==> flow/design.v (excerpt) <==
module chip_to_symbol 
(
input logic         i_clk,
input logic         i_rst_n,
input logic         i_stream,
input logic         i_stream_valid,
output logic [3:0]  o_symbol,
output logic        o_symbol_valid       
);
Size in the first run: roughly 100 flip-flops, about 9 I/O pins.
clock: 5.1 ns
lec_check: 0
abc_area: 1
cap_margin: 20
core_margin: 2
core_utilization: 66
setup_slack_margin: 1.52
slew_margin: 20
tns_end_percent: 5
run.sh (not shown) runs the stock make flow with config.mk's settings and CLKGATE_MAP_FILE=.
The first run went through all stages and came out clean.
Then changed:
- CORE_UTILIZATION: 66 -> 64
- TNS_END_PERCENT: 5 -> 10
After rerunning: Critical path depth is higher by 1. Setup slack improved by 0.33 ns. Final cell count fell by about 1.1%. Via count went down by 7.3%. Worst hold slack stays flat.
Then changed:
- ABC_AREA: 1 -> unset
- CORE_UTILIZATION: 64 -> 40
- SETUP_SLACK_MARGIN: 1.52 -> -0.44
- TNS_END_PERCENT: 10 -> unset
- clock period: 5.1 -> 7.27 ns (I/O delays scaled with it)
Result: Flip-flop count does not change; count of clock-buffer cells in the layout goes up by 2; design area goes down by 6.6%.
Then changed:
- CORE_UTILIZATION: 40 -> 61
- SETUP_SLACK_MARGIN: -0.44 -> unset
- TNS_END_PERCENT: unset -> 70
- clock period: 7.27 -> 10.0 ns (I/O delays scaled with it)
The new run ran to the end with no violations. Worst hold slack loses 0.0045 ns. Synthesized area is unchanged. Clock skew goes up by 0.0047 ns. Routed wire length falls by a few percent. Setup slack is better by 2.0 ns. Flip-flop count does not change. Non-clock buffer count came out lower by 25. Core utilization rises by 21 points. Die size fell by a quarter to a third.

---

Starting RTL as in the previous note.
## chip_to_symbol
module chip_to_symbol 
(
input logic         i_clk,
input logic         i_rst_n,
input logic         i_stream,
input logic         i_stream_valid,
output logic [3:0]  o_symbol,
output logic        o_symbol_valid       
);
logic [4:0] r_bit_counter;
logic [31:0] r_received_chip;
logic [5:0] s_ones_counter[15:0];
logic	[31:0]	chip_values [15:0];  
initial 
begin
	chip_values[0] 		=  32'b11011001110000110101001000101110;
	chip_values[8] 		=  32'b11101101100111000011010100100010;
	chip_values[4] 		=  32'b00101110110110011100001101010010;
	chip_values[12] 	=  32'b00100010111011011001110000110101;
	chip_values[2] 		=  32'b01010010001011101101100111000011;
	chip_values[10] 	=  32'b00110101001000101110110110011100;
	chip_values[6] 		=  32'b11000011010100100010111011011001;
	chip_values[14] 	=  32'b10011100001101010010001011101101;
	chip_values[1] 		=  32'b10001100100101100000011101111011;
	chip_values[9] 		=  32'b10111000110010010110000001110111;
	chip_values[5] 		=  32'b01111011100011001001011000000111;
	chip_values[13] 	=  32'b01110111101110001100100101100000;
	chip_values[3]		=  32'b00000111011110111000110010010110;
	chip_values[11]		=  32'b01100000011101111011100011001001;
	chip_values[7] 		=  32'b10010110000001110111101110001100;
	chip_values[15] 	=  32'b11001001011000000111011110111000;
end
always_ff@(posedge i_clk , negedge i_rst_n)
begin
    if(!i_rst_n)
    begin
        r_bit_counter <= 'd0;
    end
    else if(r_bit_counter=='d31) 
    begin
        r_bit_counter <= 'd0;
    end
    else if(i_stream_valid)
  ...
Settings: LEC_CHECK=0, ABC_AREA=1, CAP_MARGIN=35, CORE_ASPECT_RATIO=0.5, CORE_MARGIN=7, CORE_UTILIZATION=57, CTS_CLUSTER_DIAMETER=236, CTS_CLUSTER_SIZE=98, HOLD_SLACK_MARGIN=0.29, PLACE_DENSITY=0.4, SETUP_SLACK_MARGIN=2.88, SLEW_MARGIN=20, TNS_END_PERCENT=15; clock period 10.0 ns.
Next try:
ABC_AREA = not set   (was 1)
CAP_MARGIN = 20   (was 35)
CORE_ASPECT_RATIO = not set   (was 0.5)
CORE_MARGIN = 2   (was 7)
CORE_UTILIZATION = 21   (was 57)
CTS_CLUSTER_DIAMETER = not set   (was 236)
CTS_CLUSTER_SIZE = not set   (was 98)
HOLD_SLACK_MARGIN = not set   (was 0.29)
PLACE_DENSITY = not set   (was 0.4)
SETUP_SLACK_MARGIN = not set   (was 2.88)
TNS_END_PERCENT = not set   (was 15)
clock period = 15.6 ns   (was 10.0 ns; I/O delays follow)
Non-clock buffer count rises by 9.
Synthesized area rises by a few percent.
Via count increases by a few percent.
Final cell count came out higher by about a fifth.

---

run A:
chip_to_symbol again, from the RTL that the note above started with.
export LEC_CHECK = 0
export CAP_MARGIN = 35
export CORE_MARGIN = 2
export CORE_UTILIZATION = 72
export CTS_CLUSTER_DIAMETER = 54
export CTS_CLUSTER_SIZE = 17
export PLACE_DENSITY = 0.42
export SETUP_SLACK_MARGIN = 0.93
export SLEW_MARGIN = 15
create_clock -name core_clock -period 3.12 [get_ports {i_clk}]
FAIL run A @ 4_1_cts: tool exited with error
#### Input delta (run B over run A)
==> flow/config.mk <==
export PLATFORM = sky130hd
export DESIGN_NAME = chip_to_symbol
export DESIGN_NICKNAME = chip_to_symbol
export VERILOG_FILES = /design/flow/design.v
export SDC_FILE = /design/flow/constraint.sdc
export NUM_CORES = 4
export LEC_CHECK = 0
export CAP_MARGIN = 20
export CORE_MARGIN = 2
export CORE_UTILIZATION = 66
export SETUP_SLACK_MARGIN = 1.05
export SLEW_MARGIN = 20
==> flow/constraint.sdc <==
create_clock -name core_clock -period 4.06 [get_ports {i_clk}]
set_input_delay 0.8120 -clock core_clock [delete_from_list [all_inputs] [get_ports {i_clk}]]
set_output_delay 0.8120 -clock core_clock [all_outputs]
set_load 0.01 [all_outputs]
[summary]
- To summarise run B: no stage aborted, but the layout did not pass its checks, failing on setup timing.
- Against run A, run B reports a width of the die that is higher.
- Of run A and run B, run B shows the lower placement-stage cell area, with run A above it.
- Run B ends up with a core utilization at floorplan that is 6.2 points lower than in run A.
- Against run A as the reference, run B delivers a higher core box area.
- Status: area reported by Yosys stat parity (run B, run A)
- Die area in run B is 8.9% above run A.
Modified inputs, run C compared to run B
diff --git a/flow/config.mk b/flow/config.mk
--- a/flow/config.mk
+++ b/flow/config.mk
@@ -9,4 +9,3 @@
 export CORE_MARGIN = 2
-export CORE_UTILIZATION = 66
-export SETUP_SLACK_MARGIN = 1.05
+export CORE_UTILIZATION = 40
 export SLEW_MARGIN = 20
==> flow/constraint.sdc <==
create_clock -name core_clock -period 10.0 [get_ports {i_clk}]
set_input_delay 2.0000 -clock core_clock [delete_from_list [all_inputs] [get_ports {i_clk}]]
set_output_delay 2.0000 -clock core_clock [all_outputs]
set_load 0.01 [all_outputs]
### Flow results
Run B ended up with s_ones_counter[9][3] as its launch point of the worst path; run C ended up with s_ones_counter[1][5].
Diff run B..run C | aoi/oai-family share of the synthesized area | unchanged
Of the two values seen for class of the worst hold path, flip-flop to flip-flop was produced by run C and input pin to async pin by run B.
Summary of run C over run B: die extent in x went up about 28%, sum of routed wire segments on met1 went up about 14%, layout overhead on the synthesized area went down 24 points, core outline area went up 23000 sq um.
Run C reached the end of the flow, and the finished layout is clean on the timing, DRC and antenna checks.
Going from run B to run C, per-cell via count in the routed design decreased about 12%, worst setup slack increased 3.65 ns, number of detailed-route iterations in the first pass decreased 6.
Input changes introduced in run D (baseline for comparison: run C):
diff --git a/flow/config.mk b/flow/config.mk
--- a/flow/config.mk
+++ b/flow/config.mk
@@ -7,5 +7,11 @@
 export LEC_CHECK = 0
+export ABC_AREA = 1
 export CAP_MARGIN = 20
+export CORE_ASPECT_RATIO = 0.5
 export CORE_MARGIN = 2
-export CORE_UTILIZATION = 40
+export CORE_UTILIZATION = 57
+export CTS_CLUSTER_DIAMETER = 236
+export CTS_CLUSTER_SIZE = 97
+export PLACE_DENSITY = 0.4
 export SLEW_MARGIN = 20
+export TNS_END_PERCENT = 15
Findings:
Diff run C -> run D: sequential share of cell area climbed 0.69 points, height of the die lower, global-route wire length before repair decreased by about 11% relative to the old numbers.

---

run 1:
chip_to_symbol again, from the RTL that the note above started with.
Settings: LEC_CHECK=0, CAP_MARGIN=20, CELL_PAD_IN_SITES_DETAIL_PLACEMENT=2, CORE_MARGIN=2, CORE_UTILIZATION=71, CTS_CLUSTER_DIAMETER=113, MAX_ROUTING_LAYER=met5, SETUP_SLACK_MARGIN=0.99, SLEW_MARGIN=20; clock period 5.18 ns.
Run 1 did not run to completion, as it errored out during 3_5_place_dp.
[inputs] run 2 vs run 1
==> flow/config.mk <==
export PLATFORM = sky130hd
export DESIGN_NAME = chip_to_symbol
export DESIGN_NICKNAME = chip_to_symbol
export VERILOG_FILES = /design/flow/design.v
export SDC_FILE = /design/flow/constraint.sdc
export NUM_CORES = 4
export LEC_CHECK = 0
export CAP_MARGIN = 20
export CORE_MARGIN = 2
export CORE_UTILIZATION = 64
export SLEW_MARGIN = 20
==> flow/constraint.sdc <==
create_clock -name core_clock -period 5.15 [get_ports {i_clk}]
set_input_delay 1.0300 -clock core_clock [delete_from_list [all_inputs] [get_ports {i_clk}]]
set_output_delay 1.0300 -clock core_clock [all_outputs]
set_load 0.01 [all_outputs]
Results
Run 2 finished all stages; layout check result: FAIL, due to negative setup slack. From run 1 to run 2 the numbers moved as follows: synthesized cell count essentially unchanged, combined area of all synthesized cells essentially unchanged, vertical die dimension increased about 5%. On area of the core: between run 1 and run 2, it ends up higher for run 2. Looking only at initial core utilization, and setting everything else aside, the higher value of run 1 and run 2 goes to run 1. Compared with run 1, in run 2 chip area climbed 11%; site row count went up 3; width of the die +9.8 um.
Setup changes, run 2 to run 3
-- flow/config.mk --
<<< run 2, line 9
export CORE_MARGIN = 2
export CORE_UTILIZATION = 64
export SLEW_MARGIN = 20
>>> run 3, line 9
export CORE_MARGIN = 2
export CORE_UTILIZATION = 40
export SLEW_MARGIN = 20
==> flow/constraint.sdc <==
create_clock -name core_clock -period 7.27 [get_ports {i_clk}]
set_input_delay 1.4540 -clock core_clock [delete_from_list [all_inputs] [get_ports {i_clk}]]
set_output_delay 1.4540 -clock core_clock [all_outputs]
set_load 0.01 [all_outputs]
--- outcome ---
Run 3 ended with every stage complete and zero timing, DRC or antenna violations.
On iteration tally of the first detailed-router pass: run 3 sits above run 2.
Between run 2 and run 3, the flow reports final cell count increasing by a few percent.
Summary of run 3 over run 2: first-pass GRT wire length rose 4.4 mm, fraction of met2 tracks used by global routing saw a decrease.
Modified inputs, run 4 compared to run 3
-- flow/config.mk --
<<< run 3, line 9
export CORE_MARGIN = 2
export CORE_UTILIZATION = 40
export SLEW_MARGIN = 20
>>> run 4, line 9
export CORE_MARGIN = 2
export CORE_UTILIZATION = 72
export CTS_CLUSTER_SIZE = 76
export PLACE_DENSITY_LB_ADDON = 0.01
export SLEW_MARGIN = 20
==> flow/constraint.sdc <==
create_clock -name core_clock -period 5.15 [get_ports {i_clk}]
set_input_delay 1.0300 -clock core_clock [delete_from_list [all_inputs] [get_ports {i_clk}]]
set_output_delay 1.0300 -clock core_clock [all_outputs]
set_load 0.01 [all_outputs]
Notes after the runs:
Status | run 4 and run 3 | clean except run 4. Finished, but not clean: run 4, with negative setup slack. Number of clock-tree buffers in the layout, run 4 and run 3: smaller value in run 3. The lower first-iteration DRC count came out of run 3. Side by side, pin count of the biggest net entering global routing turned out higher in run 4 than in run 3. Utilization run 3 -> run 4: up. Non-clock buffer total of the final layout ended up 154 higher on run 4 than on run 3.
The following lists how run 5 was set up differently from run 4:
-- flow/config.mk --
<<< run 4, line 10
export CORE_UTILIZATION = 72
export CTS_CLUSTER_SIZE = 76
export PLACE_DENSITY_LB_ADDON = 0.01
export SLEW_MARGIN = 20
>>> run 5, line 10
export CORE_UTILIZATION = 72
export CTS_CLUSTER_DIAMETER = 28
export CTS_CLUSTER_SIZE = 76
export MAX_ROUTING_LAYER = met4
export PLACE_DENSITY_LB_ADDON = 0.01
export SETUP_SLACK_MARGIN = 1.42
export SLEW_MARGIN = 20
==> flow/constraint.sdc <==
create_clock -name core_clock -period 5.0 [get_ports {i_clk}]
set_input_delay 1.0000 -clock core_clock [delete_from_list [all_inputs] [get_ports {i_clk}]]
set_output_delay 1.0000 -clock core_clock [all_outputs]
set_load 0.01 [all_outputs]
==> results <==
FAIL run 5 @ 5_1_grt: tool exited with error
Summary of run 5 over run 4: horizontal die dimension closely matched the old numbers, number of gates given a new drive strength after cts increased by 194 relative to the old numbers.
Summary of run 5 over run 4: sequential element share of the synthesized area saw little to no change, cell count after placement saw little to no change, number of enable flip-flop cells saw little to no change, half-perimeter wire length after detailed placement saw an increase, distinct cell type count of the synthesized netlist saw little to no change.
Cmp run 4 and run 5 / number of buffers inserted by post-CTS setup repair / lower: run 4
On area after detailed placement: between run 4 and run 5, it ends up lower for run 4.
Diff run 4 -> run 5 | global placer's final weighted congestion | up by a few percent
Worst setup timing slack at the placement stage was lower in the run labelled run 5.
[inputs] run 6 vs run 5
-- flow/config.mk --
<<< run 5, line 10
export CORE_UTILIZATION = 72
export CTS_CLUSTER_DIAMETER = 28
export CTS_CLUSTER_SIZE = 76
export MAX_ROUTING_LAYER = met4
export PLACE_DENSITY_LB_ADDON = 0.01
export SETUP_SLACK_MARGIN = 1.42
export SLEW_MARGIN = 20
>>> run 6, line 10
export CORE_UTILIZATION = 72
export CTS_CLUSTER_SIZE = 17
export SETUP_SLACK_MARGIN = 0.93
export SLEW_MARGIN = 20
==> flow/constraint.sdc <==
create_clock -name core_clock -period 3.12 [get_ports {i_clk}]
set_input_delay 0.6240 -clock core_clock [delete_from_list [all_inputs] [get_ports {i_clk}]]
set_output_delay 0.6240 -clock core_clock [all_outputs]
set_load 0.01 [all_outputs]
Results
Run 6 failed in 4_1_cts with DPL-0038.
Changes observed in run 6 relative to run 5: placer congestion estimate now sits higher, HPWL reported at the end of detailed placement picked up an extra 23%, floorplan net count roughly the same, simple-gate area share of the yosys netlist was more or less identical, post-place setup slack decreased 1630 ps.
Run 5 and run 6 ended up with roughly the same xor/xnor share of the synthesized area.

---

Starting RTL as in the previous note.
Design chip_to_symbol, start of the top module:
module chip_to_symbol 
(
input logic         i_clk,
input logic         i_rst_n,
input logic         i_stream,
input logic         i_stream_valid,
output logic [3:0]  o_symbol,
output logic        o_symbol_valid       
);
logic [4:0] r_bit_counter;
logic [31:0] r_received_chip;
logic [5:0] s_ones_counter[15:0];
logic	[31:0]	chip_values [15:0];  
initial 
begin
	chip_values[0] 		=  32'b11011001110000110101001000101110;
	chip_values[8] 		=  32'b11101101100111000011010100100010;
	chip_values[4] 		=  32'b00101110110110011100001101010010;
	chip_values[12] 	=  32'b00100010111011011001110000110101;
	chip_values[2] 		=  32'b01010010001011101101100111000011;
	chip_values[10] 	=  32'b00110101001000101110110110011100;
	chip_values[6] 		=  32'b11000011010100100010111011011001;
	chip_values[14] 	=  32'b10011100001101010010001011101101;
	chip_values[1] 		=  32'b10001100100101100000011101111011;
	chip_values[9] 		=  32'b10111000110010010110000001110111;
	chip_values[5] 		=  32'b01111011100011001001011000000111;
	chip_values[13] 	=  32'b01110111101110001100100101100000;
	chip_values[3]		=  32'b00000111011110111000110010010110;
	chip_values[11]		=  32'b01100000011101111011100011001001;
	chip_values[7] 		=  32'b10010110000001110111101110001100;
	chip_values[15] 	=  32'b11001001011000000111011110111000;
end
always_ff@(posedge i_clk , negedge i_rst_n)
begin
    if(!i_rst_n)
    begin
        r_bit_counter <= 'd0;
    end
    else if(r_bit_counter=='d31) 
    begin
        r_bit_counter <= 'd0;
    end
    else if(i_stream_valid)
    begin
        r_bit_counter <= r_bit_counter + 'd1;
    end
end
always_ff@(posedge i_clk , negedge i_rst_n)
begin
    if(!i_rst_n)
    begin
        r_received_chip <= 'd0;
		for(int i = 0 ; i<16 ; i++)
  ...
Settings: LEC_CHECK=0, ABC_AREA=1, CAP_MARGIN=20, CELL_PAD_IN_SITES_DETAIL_PLACEMENT=1, CORE_ASPECT_RATIO=1.57, CORE_MARGIN=9, CORE_UTILIZATION=27, CTS_CLUSTER_DIAMETER=288, CTS_CLUSTER_SIZE=58, GPL_TIMING_DRIVEN=0, HOLD_SLACK_MARGIN=-0.08, MAX_ROUTING_LAYER=met4, MIN_ROUTING_LAYER=met2, PLACE_DENSITY_LB_ADDON=0.14, SLEW_MARGIN=20, TNS_END_PERCENT=70; clock period 8.15 ns.
Change:
- ABC_AREA: 1 -> not set
- CELL_PAD_IN_SITES_DETAIL_PLACEMENT: 1 -> not set
- CORE_ASPECT_RATIO: 1.57 -> not set
- CORE_MARGIN: 9 -> 2
- CORE_UTILIZATION: 27 -> 72
- CTS_CLUSTER_DIAMETER: 288 -> not set
- CTS_CLUSTER_SIZE: 58 -> not set
- GPL_TIMING_DRIVEN: 0 -> not set
- HOLD_SLACK_MARGIN: -0.08 -> not set
- MAX_ROUTING_LAYER: met4 -> not set
- MIN_ROUTING_LAYER: met2 -> not set
- PLACE_DENSITY_LB_ADDON: 0.14 -> not set
- SETUP_SLACK_MARGIN: not set -> -0.57
- TNS_END_PERCENT: 70 -> not set
- clock period: 8.15 -> 9.16 ns (I/O delays scaled with it)
After rerunning:
- worst setup slack gains 1.5 ns
- final area rose slightly
- global-route usage rose by 15 points
